Design CPU, start of the top module:
module	CPU(clk, reset, instr, pc, reg0, reg1, reg2, reg3, reg4, reg5, reg6, reg7, dataMemValue0, dataMemValue1, dataMemValue2, dataMemValue3, dataMemValue4, dataMemValue5, dataMemValue6, dataMemValue7, ALUout, ALUin1, ALUin2, regDataIn);
Settings: LEC_CHECK=0, ABC_AREA=1, CAP_MARGIN=20, CORE_MARGIN=2, CORE_UTILIZATION=72, CTS_CLUSTER_SIZE=100, SETUP_SLACK_MARGIN=0.2, SLEW_MARGIN=20, TNS_END_PERCENT=10; clock period 2.85 ns.
run.sh (not shown) runs the stock make flow with config.mk's settings and CLKGATE_MAP_FILE=.
The baseline ended with an error in clock tree synthesis (4_1_cts) with DPL-0033.
Then changed:
Settings changed: ABC_AREA 1 to unset, CORE_UTILIZATION 72 to 26, CTS_CLUSTER_SIZE 100 to unset, TNS_END_PERCENT 10 to unset.
Clock period 2.85 ns to 6.8 ns, I/O delays scaled along.
Effect: Now the flow produced a clean layout. Area after synthesis went down by a few percent. Die area rose to 2.6 times its value. Synthesized cell count came out lower by well over a third.
Then changed:
Settings changed: CORE_UTILIZATION 26 to 58, CTS_CLUSTER_SIZE set to 42, HOLD_SLACK_MARGIN set to 0.28, SETUP_SLACK_MARGIN 0.2 to 1.11.
Clock period 6.8 ns to 3.78 ns, I/O delays scaled along.
After rerunning: Now the flow died in global routing (5_1_grt). Synthesized area stays the same. Die size goes down by 55%. Synthesized cell count does not change.
Then changed:
Settings changed: CORE_UTILIZATION 58 to 40, CTS_CLUSTER_SIZE 42 to unset, HOLD_SLACK_MARGIN 0.28 to unset, SETUP_SLACK_MARGIN 1.11 to 0.2.
Clock period 3.78 ns to 6.8 ns, I/O delays scaled along.
After rerunning: With this change the flow went through all stages and came out clean; area after synthesis stays the same; synthesized cell count is unchanged; die area grows by 44%.
Then changed:
Settings changed: ABC_AREA set to 1, CORE_UTILIZATION 40 to 58, HOLD_SLACK_MARGIN set to 0.3, SETUP_SLACK_MARGIN 0.2 to -0.28.
Clock period 6.8 ns to 3.78 ns, I/O delays scaled along.
=>
- This time the run finished but fails on setup timing
- core utilization rises by 29 points
- hold slack got worse by 0.18 ns
- combinational power rises to 3.0 times its value


garnet:
CPU again, from the RTL that the note above started with.
// CPU
module	CPU(clk, reset, instr, pc, reg0, reg1, reg2, reg3, reg4, reg5, reg6, reg7, dataMemValue0, dataMemValue1, dataMemValue2, dataMemValue3, dataMemValue4, dataMemValue5, dataMemValue6, dataMemValue7, ALUout, ALUin1, ALUin2, regDataIn);
export LEC_CHECK = 0
export CAP_MARGIN = 20
export CORE_MARGIN = 2
export CORE_UTILIZATION = 66
export CTS_CLUSTER_SIZE = 49
export SETUP_SLACK_MARGIN = -0.37
export SLEW_MARGIN = 20
create_clock -name core_clock -period 5.42 [get_ports {clk}]
garnet failed in 5_1_grt with GRT-0232.
Inputs modified between garnet and cedar:
- swapping -0.37 for 0.97 in SETUP_SLACK_MARGIN
- putting TNS_END_PERCENT at 5 where nothing was set
- swapping 66 for 58 in CORE_UTILIZATION
- swapping 49 for 42 in CTS_CLUSTER_SIZE
- swapping 5.42 for 3.78 in the clock period (ns, I/O delays scaled along)
Results
For cedar, the flow was terminated by a tool error in 5_1_grt and produced no final design. Re total cell area at the placement stage: cedar is 2.5% up on garnet. [cedar vs garnet] number of buffers created by CTS: higher in cedar. Taking garnet as the reference point, the pre-CTS worst setup slack of cedar falls by 1.23 ns. Die area delta (cedar − garnet): unfavourable. When cedar is set beside garnet, its number of buffers inserted to repair setup after CTS turns out to be 65 larger. Looking at number of placement rows across cedar and garnet, the one that comes out lower is garnet. Re total of buffers placed on input and output ports: no difference whatsoever between cedar and garnet. Any difference in adder-cell share of the synthesized area between garnet and cedar is small enough to ignore. Die height: cedar and garnet compared, higher one is cedar. Diff cedar and garnet: width of the chip higher in cedar. Synthesized chip area reported by yosys: cedar vs garnet — no meaningful difference.
Setup changes, cedar to ember
- a deleted TNS_END_PERCENT that had been 5
- a change of CORE_UTILIZATION from 58 to 53
- a change of SETUP_SLACK_MARGIN from 0.97 to 0.2
- On post-synthesis sequential area ratio, ember and cedar are neck and neck.
- In ember the implementation ran to completion but is not tape-out ready, as the final checks report setup timing.
- From cedar to ember the numbers moved as follows: worst-case setup slack after placement fell by 0.015 ns; placed wire-length estimate after detailed placement fell by about 2.1%.
- cedar → ember: die size moved up, total standard cell area after synthesis about even, number of setup buffers added after CTS up 11%.
--- input diff ember..quartz ---
- PLACE_DENSITY_LB_ADDON now 0.27, previously not set
- SETUP_SLACK_MARGIN no longer set, was 0.2
- ABC_AREA now 1, previously not set
- CORE_UTILIZATION now 16, was 53
- CORE_ASPECT_RATIO now 1.57, previously not set
- CTS_CLUSTER_SIZE no longer set, was 42
- MAX_ROUTING_LAYER now met4, previously not set
- the clock period (ns, I/O delays scaled along) now 7.0, was 3.78
[summary]
quartz finished end to end and its layout was clean on timing, DRC and antenna. Slew at the pin closest to its max-slew limit was higher in the run labelled quartz. quartz vs ember, main logic family after synthesis: simple AND/OR/NAND/NOR gates vs multiplexers. Post-synthesis instance total, quartz and ember: smaller value in ember. Relative to ember, wire length has increased by 12,000 µm in quartz.


job 1843:
The RTL this note starts from:
==> flow/design.v <==
module    Prgm_Counter(clk, reset, PCsrc, address, PCreg);
input                 PCsrc, clk, reset;
input         [8 : 0] address;
output    reg [7 : 0] PCreg;
wire          [7 : 0] temp;
assign    temp = PCreg + 1;
always@(posedge clk, negedge reset)
begin
    if (reset == 0) begin
        PCreg = 0;
	end
    else begin
        if (PCsrc == 1)
            PCreg = temp + address;
        else
            PCreg = temp;
    end
end
endmodule
module ALU (ALUselect, ALUin1, ALUin2, ALUout);
    input		[3  : 0]	ALUselect;
    input		[15 : 0]	ALUin1, ALUin2;
    output	reg	[15 : 0]	ALUout;
    always@(*) 
    begin 
		if  (ALUselect == 0 || ALUselect == 5 || ALUselect == 7 || ALUselect == 8)
			ALUout = ALUin1 + ALUin2;
		else if (ALUselect == 1) 
			ALUout = ALUin1 << ALUin2;
		else if  (ALUselect == 2) 
			ALUout = ALUin1 >> ALUin2;
		else if (ALUselect == 3)
			ALUout = ALUin1 | ALUin2;
		else  if (ALUselect == 4)
			ALUout = ALUin1 & ALUin2;
		else if (ALUselect == 6)
			ALUout = ALUin2;
		else
			ALUout = 0;
    end
endmodule
module Control_Unit(clk, reset, inst_in, opCode, dst, src1, src2, shamt, iconst, jconst, regWrite, memWrite, PCsrc, memtoReg, ALUsrc);
input					clk, reset;
input		[15 : 0]	inst_in;
output		[3  : 0]	opCode;
output		[5  : 0]	iconst; 
output		[8  : 0]	jconst;
output		[2  : 0]	dst, src1, src2, shamt;
output	reg				regWrite, memWrite, PCsrc, memtoReg;  
output	reg	[1  : 0]	ALUsrc;  
assign	opCode	=	inst_in	[3  :  0];
assign	dst		=	inst_in	[6  :  4];
assign	src1	=	inst_in	[9  :  7];
assign	src2	=	inst_in	[12 : 10];
assign	shamt	=	inst_in	[15 : 13];
assign	iconst	=	inst_in	[15 : 10];
assign	jconst	=	inst_in	[12 :  4];
always@(*) begin
    if (reset == 0) begin
        regWrite	= 0;
        memWrite	= 0;
        PCsrc		= 0;
        memtoReg	= 0;
		ALUsrc		= 0;
    end  
    else begin  
        if (opCode < 4'b 1000)
            regWrite = 1'b 1;
        else
            regWrite = 1'b 0;
        if (opCode == 4'b 1000)
            memWrite = 1'b 1;
        else
            memWrite = 1'b 0;
        if (opCode == 4'b 1001)
            PCsrc = 1'b 1;
        else
            PCsrc = 1'b 0;
        if (opCode == 4'b 0111)
            memtoReg = 1'b 1;
        else
            memtoReg = 1'b 0;   
		if (opCode == 4'b 0101 || opCode == 4'b 0110 || opCode == 4'b 0111 || opCode == 4'b 1000)
			ALUsrc = 2'b 01;
		else if (opCode == 4'b 0001 || opCode == 4'b 0010)
			ALUsrc = 2'b 10;
		else
			ALUsrc = 2'b 00;
    end  
end
endmodule
module DataPath (clk, reset, ALUselect, dst, src1, src2, shamt, iconst, regWrite, memtoReg, memWrite, ALUsrc, reg0, reg1, reg2, reg3, reg4, reg5, reg6, reg7, dataMemValue0, dataMemValue1, dataMemValue2, dataMemValue3, dataMemValue4, dataMemValue5, dataMemValue6, dataMemValue7, ALUout, ALUin1, ALUin2, regDataIn);
output		[15 : 0]	reg0, reg1, reg2, reg3, reg4, reg5, reg6, reg7, dataMemValue0, dataMemValue1, dataMemValue2, dataMemValue3, dataMemValue4, dataMemValue5, dataMemValue6, dataMemValue7, ALUout, ALUin1;
output reg	[15 : 0]	ALUin2;
output reg	[15 : 0]	regDataIn;
input					clk, reset, regWrite, memtoReg, memWrite;
input		[1  : 0]	ALUsrc;
input		[2  : 0]	dst, src1, src2, shamt;
input  		[3  : 0]	ALUselect;
input		[5  : 0]	iconst;
reg			[127 : 0]	regFile;
reg			[511 : 0]	dataMem;
localparam	[511 : 0]	DMEM_RESET = {
	{19{16'd0}},
	16'b 0100, 16'b 0011, 16'b 0010, 16'b 0001, 16'b 0101,	 
	16'b 0101, 16'b 1100, 16'b 1000, 16'b 0011,				 
	16'b 0110, 16'b 0001, 16'b 0010, 16'b 0100				 
};
wire		[15 : 0]	nextData;
wire		[15 : 0]	memReadData;
wire		[15 : 0]	dstData;
wire					memInRange;
assign ALUin1	=	regFile[16*src1 +: 16];
assign dstData	=	regFile[16*dst +: 16];
ALU		DP1	(ALUselect, ALUin1, ALUin2, ALUout);
assign	  reg0 = regFile[  0 +: 16];
assign	  reg1 = regFile[ 16 +: 16];
assign    reg2 = regFile[ 32 +: 16];
assign    reg3 = regFile[ 48 +: 16];
assign    reg4 = regFile[ 64 +: 16];
assign    reg5 = regFile[ 80 +: 16];
assign    reg6 = regFile[ 96 +: 16];
assign    reg7 = regFile[112 +: 16];
assign	  dataMemValue0  = dataMem[  0 +: 16];
assign	  dataMemValue1  = dataMem[ 16 +: 16];
assign    dataMemValue2  = dataMem[ 32 +: 16];
assign    dataMemValue3  = dataMem[ 48 +: 16];
assign    dataMemValue4  = dataMem[ 64 +: 16];
assign    dataMemValue5  = dataMem[ 80 +: 16];
assign    dataMemValue6  = dataMem[ 96 +: 16];
assign    dataMemValue7  = dataMem[112 +: 16];
assign memInRange	=	(ALUout[15 : 5] == 11'd0);
assign memReadData	=	memInRange ? dataMem[16*ALUout[4 : 0] +: 16] : 16'd0;
assign nextData		=	(memtoReg == 1) ? memReadData : ALUout;
always@(posedge clk, negedge reset)
begin
	if (reset == 0) begin
		regFile	<=	128'd0;
		dataMem	<=	DMEM_RESET;
	end  
	else begin
		if (regWrite == 1)
			regFile[16*dst +: 16]			<=	nextData;
		if (memWrite == 1 && memInRange)
			dataMem[16*ALUout[4 : 0] +: 16]	<=	dstData;
	end  
end  
always@(posedge clk)
begin
	if (reset == 1)
		regDataIn	<=	nextData;
end
always@(*)
begin
	if (ALUsrc == 0)
		ALUin2	=	regFile[16*src2 +: 16];
	else if (ALUsrc == 1)
		ALUin2 = {10'd0, iconst};
	else if (ALUsrc == 2)
		ALUin2 = {13'd0, shamt};
	else
		ALUin2 = 16'd0;
end
endmodule
module	CPU(clk, reset, instr, pc, reg0, reg1, reg2, reg3, reg4, reg5, reg6, reg7, dataMemValue0, dataMemValue1, dataMemValue2, dataMemValue3, dataMemValue4, dataMemValue5, dataMemValue6, dataMemValue7, ALUout, ALUin1, ALUin2, regDataIn);
output	[15 : 0]	reg0, reg1, reg2, reg3, reg4, reg5, reg6, reg7, dataMemValue0, dataMemValue1, dataMemValue2, dataMemValue3, dataMemValue4, dataMemValue5, dataMemValue6, dataMemValue7, ALUout, ALUin1, ALUin2, regDataIn;
input				clk, reset;
input	[15 : 0]	instr;
output	[7  : 0]	pc;
wire	[7  : 0]	prgm_cntr;
wire 				PCsrc, regWrite, memWrite, memtoReg;
wire	[1  : 0]	ALUsrc;
wire 	[3  : 0]	opCode;
wire	[2	: 0]	dst, src1, src2, shamt;
wire	[5  : 0]	iconst;
wire	[8  : 0]	jconst;
assign pc		=	prgm_cntr;
Prgm_Counter	C1	(clk, reset, PCsrc, jconst, prgm_cntr);
Control_Unit	C2	(clk, reset, instr, opCode, dst, src1, src2, shamt, iconst, jconst, regWrite, memWrite, PCsrc, memtoReg, ALUsrc);
DataPath		C3	(clk, reset, opCode, dst, src1, src2, shamt, iconst, regWrite, memtoReg, memWrite, ALUsrc, reg0, reg1, reg2, reg3, reg4, reg5, reg6, reg7, dataMemValue0, dataMemValue1, dataMemValue2, dataMemValue3, dataMemValue4, dataMemValue5, dataMemValue6, dataMemValue7, ALUout, ALUin1, ALUin2, regDataIn);
endmodule
==> flow/config.mk <==
export PLATFORM = sky130hd
export DESIGN_NAME = CPU
export DESIGN_NICKNAME = CPU
export VERILOG_FILES = /design/flow/design.v
export SDC_FILE = /design/flow/constraint.sdc
export NUM_CORES = 4
export LEC_CHECK = 0
export ABC_AREA = 1
export CAP_MARGIN = 10
export CELL_PAD_IN_SITES_DETAIL_PLACEMENT = 1
export CELL_PAD_IN_SITES_GLOBAL_PLACEMENT = 1
export CORE_ASPECT_RATIO = 1.57
export CORE_MARGIN = 2
export CORE_UTILIZATION = 16
export CTS_CLUSTER_SIZE = 93
export HOLD_SLACK_MARGIN = 0.27
export MAX_ROUTING_LAYER = met4
export MIN_ROUTING_LAYER = met2
export PLACE_DENSITY_LB_ADDON = 0.29
export SLEW_MARGIN = 30
export TNS_END_PERCENT = 20
==> flow/constraint.sdc <==
create_clock -name core_clock -period 8.85 [get_ports {clk}]
set_input_delay 1.7700 -clock core_clock [delete_from_list [all_inputs] [get_ports {clk}]]
set_output_delay 1.7700 -clock core_clock [all_outputs]
set_load 0.01 [all_outputs]
The following lists how job 2068 was set up differently from job 1843:
# job 1843
export LEC_CHECK = 0
export ABC_AREA = 1
export CAP_MARGIN = 10
export CELL_PAD_IN_SITES_DETAIL_PLACEMENT = 1
export CELL_PAD_IN_SITES_GLOBAL_PLACEMENT = 1
export CORE_ASPECT_RATIO = 1.57
export CORE_MARGIN = 2
export CORE_UTILIZATION = 16
export CTS_CLUSTER_SIZE = 93
export HOLD_SLACK_MARGIN = 0.27
export MAX_ROUTING_LAYER = met4
export MIN_ROUTING_LAYER = met2
export PLACE_DENSITY_LB_ADDON = 0.29
export SLEW_MARGIN = 30
export TNS_END_PERCENT = 20
create_clock -name core_clock -period 8.85 [get_ports {clk}]
# job 2068
export LEC_CHECK = 0
export ABC_AREA = 1
export CAP_MARGIN = 10
export CELL_PAD_IN_SITES_DETAIL_PLACEMENT = 1
export CELL_PAD_IN_SITES_GLOBAL_PLACEMENT = 1
export CORE_ASPECT_RATIO = 1.57
export CORE_MARGIN = 2
export CORE_UTILIZATION = 63
export CTS_CLUSTER_SIZE = 93
export GPL_ROUTABILITY_DRIVEN = 0
export HOLD_SLACK_MARGIN = 0.27
export MAX_ROUTING_LAYER = met5
export MIN_ROUTING_LAYER = met2
export PLACE_DENSITY_LB_ADDON = 0.29
export SLEW_MARGIN = 30
export TNS_END_PERCENT = 20
create_clock -name core_clock -period 8.85 [get_ports {clk}]
Re chip area in the Yosys report: no difference whatsoever between job 1843 and job 2068. Synthesized cell count came out exactly the same in job 1843 and job 2068. Number of storage elements in the synthesis netlist came out exactly the same in job 1843 and job 2068. Compared to job 1843, job 2068 has die outline height 320 µm lower. Run status, job 2068: aborted in global placement without I/O (3_1_place_gp_skip_io), error FLW-0024. As far as number of distinct library cells after synthesis goes, job 1843 and job 2068 are indistinguishable; the numbers are identical. Diff job 1843..job 2068 | number of enable flip-flop cells | unchanged. On initial core utilization, the lower figure sits with job 1843, not job 2068. From job 1843 to job 2068 the numbers moved as follows: synthesized cell area closely matched the old numbers; count of standard-cell rows decreased by 50% relative to the old numbers; chip area went down; placeable core region -190000 µm².
Edits applied to the flow inputs when going from job 2068 to job 3270:
# job 2068
export LEC_CHECK = 0
export ABC_AREA = 1
export CAP_MARGIN = 10
export CELL_PAD_IN_SITES_DETAIL_PLACEMENT = 1
export CELL_PAD_IN_SITES_GLOBAL_PLACEMENT = 1
export CORE_ASPECT_RATIO = 1.57
export CORE_MARGIN = 2
export CORE_UTILIZATION = 63
export CTS_CLUSTER_SIZE = 93
export GPL_ROUTABILITY_DRIVEN = 0
export HOLD_SLACK_MARGIN = 0.27
export MAX_ROUTING_LAYER = met5
export MIN_ROUTING_LAYER = met2
export PLACE_DENSITY_LB_ADDON = 0.29
export SLEW_MARGIN = 30
export TNS_END_PERCENT = 20
create_clock -name core_clock -period 8.85 [get_ports {clk}]
# job 3270
export LEC_CHECK = 0
export ABC_AREA = 1
export CAP_MARGIN = 25
export CELL_PAD_IN_SITES_DETAIL_PLACEMENT = 1
export CORE_ASPECT_RATIO = 0.82
export CORE_MARGIN = 2
export CORE_UTILIZATION = 44
export CTS_CLUSTER_SIZE = 42
export GPL_ROUTABILITY_DRIVEN = 0
export MAX_ROUTING_LAYER = met4
export MIN_ROUTING_LAYER = met2
export PLACE_DENSITY = 0.76
export SETUP_SLACK_MARGIN = 0.2
export SLEW_MARGIN = 20
export TNS_END_PERCENT = 90
create_clock -name core_clock -period 9.2 [get_ports {clk}]
==> results <==
From job 2068 to job 3270, count of flip-flops with a built-in enable after synthesis did not move at all. Comparing job 3270 against job 2068, there is no change at all in XOR/XNOR share of the synthesized area. Diff job 2068 -> job 3270: total die size went up, die boundary width went up, row count went down, flip-flop and latch count after synthesis did not really move, floorplan net count did not really move. Simple-gate share of the synthesized area: job 2068 vs job 3270 identical. As the logs show, job 3270 stopped at global routing (5_1_grt) after a tool error, so it never reached the end of the flow. Synthesized cell count delta (job 3270 -> job 2068): insignificant. Looking at die span in y, job 3270 sits about 13% below job 2068.
Power is estimated from default activity; no workload was simulated.
